==> inputs of sierra <==
Design life16, start of the top module:
module life16(
    input clk,
    input load,
    input [255:0] data,
    output reg [255:0] q);
reg [3:0] sum;    
always @(posedge clk) begin
    if (load) begin q <= data; end
    else begin
        for (integer count = 0 ; count < 256 ; count++) begin
        if (count == 0) begin
            sum = q[1] + q[15] + q[16] + q[17] + q[31] + q[240] + q[241] +  q[255]; 
        end else if (count == 15) begin
            sum = q[14] + q[16] + q[0] + q[31] + q[240] + q[254] + q[30]  + q[255];
        end else if (count == 240) begin
            sum = q[0] + q[1] + q[15] + q[239] + q[241] + q[224] + q[225] + q[255];
        end else if (count == 255) begin
            sum = q[0] + q[14] +  q[15] + q[224] + q[238] + q[240] + q[239] + q[254];
        end else if (count > 0 && count < 15) begin
            sum = q[count -1] + q[count +1] + q[count +16] + q[count +15] + q[count +17] + q[count + 240] + q[count +239] + q[count +241];
        end else if (count % 16 == 0) begin 
            sum = q[count -1] + q[count +1] + q[count +15] + q[count +16] + q[count +17] + q[count -15] + q[count -16] + q[count +31];
        end else if (count % 16 == 15)  begin
            sum = q[count -1] + q[count +1] + q[count +15] + q[count -15]  + q[count +16] + q[count -16] + q[count -17]  + q[count -31];
        end else if (count > 240 && count < 255) begin
            sum = q[count -1] + q[count +1] + q[count - 15] + q[count - 16] + q[count - 17] + q[count - 240] + q[count - 241] + q[count - 239];
        end else begin
  ...
export LEC_CHECK = 0
export ABC_AREA = 1
export CAP_MARGIN = 10
export CORE_MARGIN = 2
export CORE_UTILIZATION = 72
export SETUP_SLACK_MARGIN = 0.65
export SLEW_MARGIN = 20
export TNS_END_PERCENT = 5
create_clock -name core_clock -period 2.52 [get_ports {clk}]
run.sh (not shown) runs the stock make flow with config.mk's settings and CLKGATE_MAP_FILE=.
==> fjord (differences from sierra) <==
- ABC_AREA: 1 -> not set
- CAP_MARGIN: 10 -> 20
- CORE_UTILIZATION: 72 -> 70
- CTS_CLUSTER_SIZE: not set -> 24
- HOLD_SLACK_MARGIN: not set -> -0.09
- SETUP_SLACK_MARGIN: 0.65 -> not set
- TNS_END_PERCENT: 5 -> not set
==> flow/constraint.sdc (replaced) <==
create_clock -name core_clock -period 3.85 [get_ports {clk}]
set_input_delay 0.7700 -clock core_clock [delete_from_list [all_inputs] [get_ports {clk}]]
set_output_delay 0.7700 -clock core_clock [all_outputs]
set_load 0.01 [all_outputs]
==> qor summary <==
item                                                                                  sierra            fjord
Status                                                             aborted with a tool error  failed layout checks
Stage where the flow stopped                                                  global routing                -
Violated checks                                                                            -     setup timing
Cell Area, Placed                                                                 0.0731 mm²       0.0670 mm²
Post-DP HPWL                                                                          157 mm           133 mm
Die Y                                                                                 289 µm           288 µm
Die span in x                                                                         289 µm           288 µm
Post-synth design cell area                                                       0.0587 mm²       0.0566 mm²
Post CTS Setup Buffer Count                                                               62               45
Adder-cell area share of the yosys netlist                                             51.3%            53.2%
Post-synthesis instance total                                                           7207             5687
Sequential element share of the synthesized area                                       13.1%            13.6%
Post-synthesis cell count from yosys                                                    7207             5687
Fraction of the mapped netlist area in simple logic gates                              18.6%            11.8%
Synth cell types                                                                          12               15
Initial Util                                                                           72.8%            70.5%
Fraction of post-synthesis cell area in the top cell type by area                      34.9%            36.2%
Total core area                                                                   0.0805 mm²       0.0803 mm²

========
==> run a <==
==> flow/design.v <==
module life16(
    input clk,
    input load,
    input [255:0] data,
    output reg [255:0] q);
reg [3:0] sum;    
always @(posedge clk) begin
    if (load) begin q <= data; end
    else begin
        for (integer count = 0 ; count < 256 ; count++) begin
        if (count == 0) begin
            sum = q[1] + q[15] + q[16] + q[17] + q[31] + q[240] + q[241] +  q[255]; 
        end else if (count == 15) begin
            sum = q[14] + q[16] + q[0] + q[31] + q[240] + q[254] + q[30]  + q[255];
        end else if (count == 240) begin
            sum = q[0] + q[1] + q[15] + q[239] + q[241] + q[224] + q[225] + q[255];
        end else if (count == 255) begin
            sum = q[0] + q[14] +  q[15] + q[224] + q[238] + q[240] + q[239] + q[254];
        end else if (count > 0 && count < 15) begin
            sum = q[count -1] + q[count +1] + q[count +16] + q[count +15] + q[count +17] + q[count + 240] + q[count +239] + q[count +241];
        end else if (count % 16 == 0) begin 
            sum = q[count -1] + q[count +1] + q[count +15] + q[count +16] + q[count +17] + q[count -15] + q[count -16] + q[count +31];
        end else if (count % 16 == 15)  begin
            sum = q[count -1] + q[count +1] + q[count +15] + q[count -15]  + q[count +16] + q[count -16] + q[count -17]  + q[count -31];
        end else if (count > 240 && count < 255) begin
            sum = q[count -1] + q[count +1] + q[count - 15] + q[count - 16] + q[count - 17] + q[count - 240] + q[count - 241] + q[count - 239];
        end else begin
            sum = q[count -1] + q[count +1] + q[count -15] + q[count -16]  + q[count -17] + q[count +15] + q[count +16] + q[count +17];
        end
        if ((sum == 0 || sum == 1) || (sum >= 4)) begin
         	q[count] <= 0;
    	end else if (sum == 3) begin
         	q[count] <= 1;
    	end
    end
    end
end
endmodule
==> flow/run.sh <==
#!/bin/bash
# the make line also repeats each setting of config.mk as NAME=value (left out here)
make -C /OpenROAD-flow-scripts/flow DESIGN_CONFIG=/design/flow/config.mk WORK_HOME=/design/flow/orfs CLKGATE_MAP_FILE= finish
==> flow/config.mk <==
export PLATFORM = sky130hd
export DESIGN_NAME = life16
export DESIGN_NICKNAME = life16
export VERILOG_FILES = /design/flow/design.v
export SDC_FILE = /design/flow/constraint.sdc
export NUM_CORES = 4
export LEC_CHECK = 0
export CAP_MARGIN = 35
export CELL_PAD_IN_SITES_GLOBAL_PLACEMENT = 0
export CORE_MARGIN = 2
export CORE_UTILIZATION = 69
export CTS_CLUSTER_SIZE = 34
export GPL_TIMING_DRIVEN = 1
export SETUP_SLACK_MARGIN = 0.97
export SLEW_MARGIN = 15
==> flow/constraint.sdc <==
create_clock -name core_clock -period 3.53 [get_ports {clk}]
set_input_delay 0.7060 -clock core_clock [delete_from_list [all_inputs] [get_ports {clk}]]
set_output_delay 0.7060 -clock core_clock [all_outputs]
set_load 0.01 [all_outputs]
==> run b (differences from run a) <==
- CAP_MARGIN: 35 -> 20
- CELL_PAD_IN_SITES_DETAIL_PLACEMENT: unset -> 1
- CELL_PAD_IN_SITES_GLOBAL_PLACEMENT: 0 -> unset
- CORE_MARGIN: 2 -> 6
- CORE_UTILIZATION: 69 -> 26
- CTS_CLUSTER_DIAMETER: unset -> 342
- CTS_CLUSTER_SIZE: 34 -> unset
- GPL_TIMING_DRIVEN: 1 -> 0
- MAX_ROUTING_LAYER: unset -> met4
- MIN_ROUTING_LAYER: unset -> met2
- SETUP_SLACK_MARGIN: 0.97 -> unset
- SLEW_MARGIN: 15 -> 20
==> flow/constraint.sdc (replaced) <==
create_clock -name core_clock -period 5.0 [get_ports {clk}]
set_input_delay 1.0000 -clock core_clock [delete_from_list [all_inputs] [get_ports {clk}]]
set_output_delay 1.0000 -clock core_clock [all_outputs]
set_load 0.01 [all_outputs]
==> impl_metrics.ini <==
; generated from flow reports
[outcome]
flow.stopped_at = 5_1_grt
run.stop_error = [ERROR GRT-0232] Routing congestion too high. Check the congestion heatmap in the GUI.
run_status = stopped before the end

[placement]
dp.cells = 7987

[floorplanning]
row_count = 105
die_w_um = 290

[global_routing]
grt_util_met3_pct = 74.1
the above is filed under run a

==> impl_metrics.ini <==
; physical design summary
[synthesis]
netlist.top_cell.by_instances = inv_1

[placement]
dp.cells = 9037

[clocking]
cts_hold_buf = 0

[worst_hold_path]
holdCritPathClass = register to register

[worst_setup_path]
rr_endpoint = q[141]

[global_routing]
grt_util_met3_pct = 40.7

[outcome]
run_status = complete, no violations

[floorplanning]
row_count = 170
the above is filed under run b

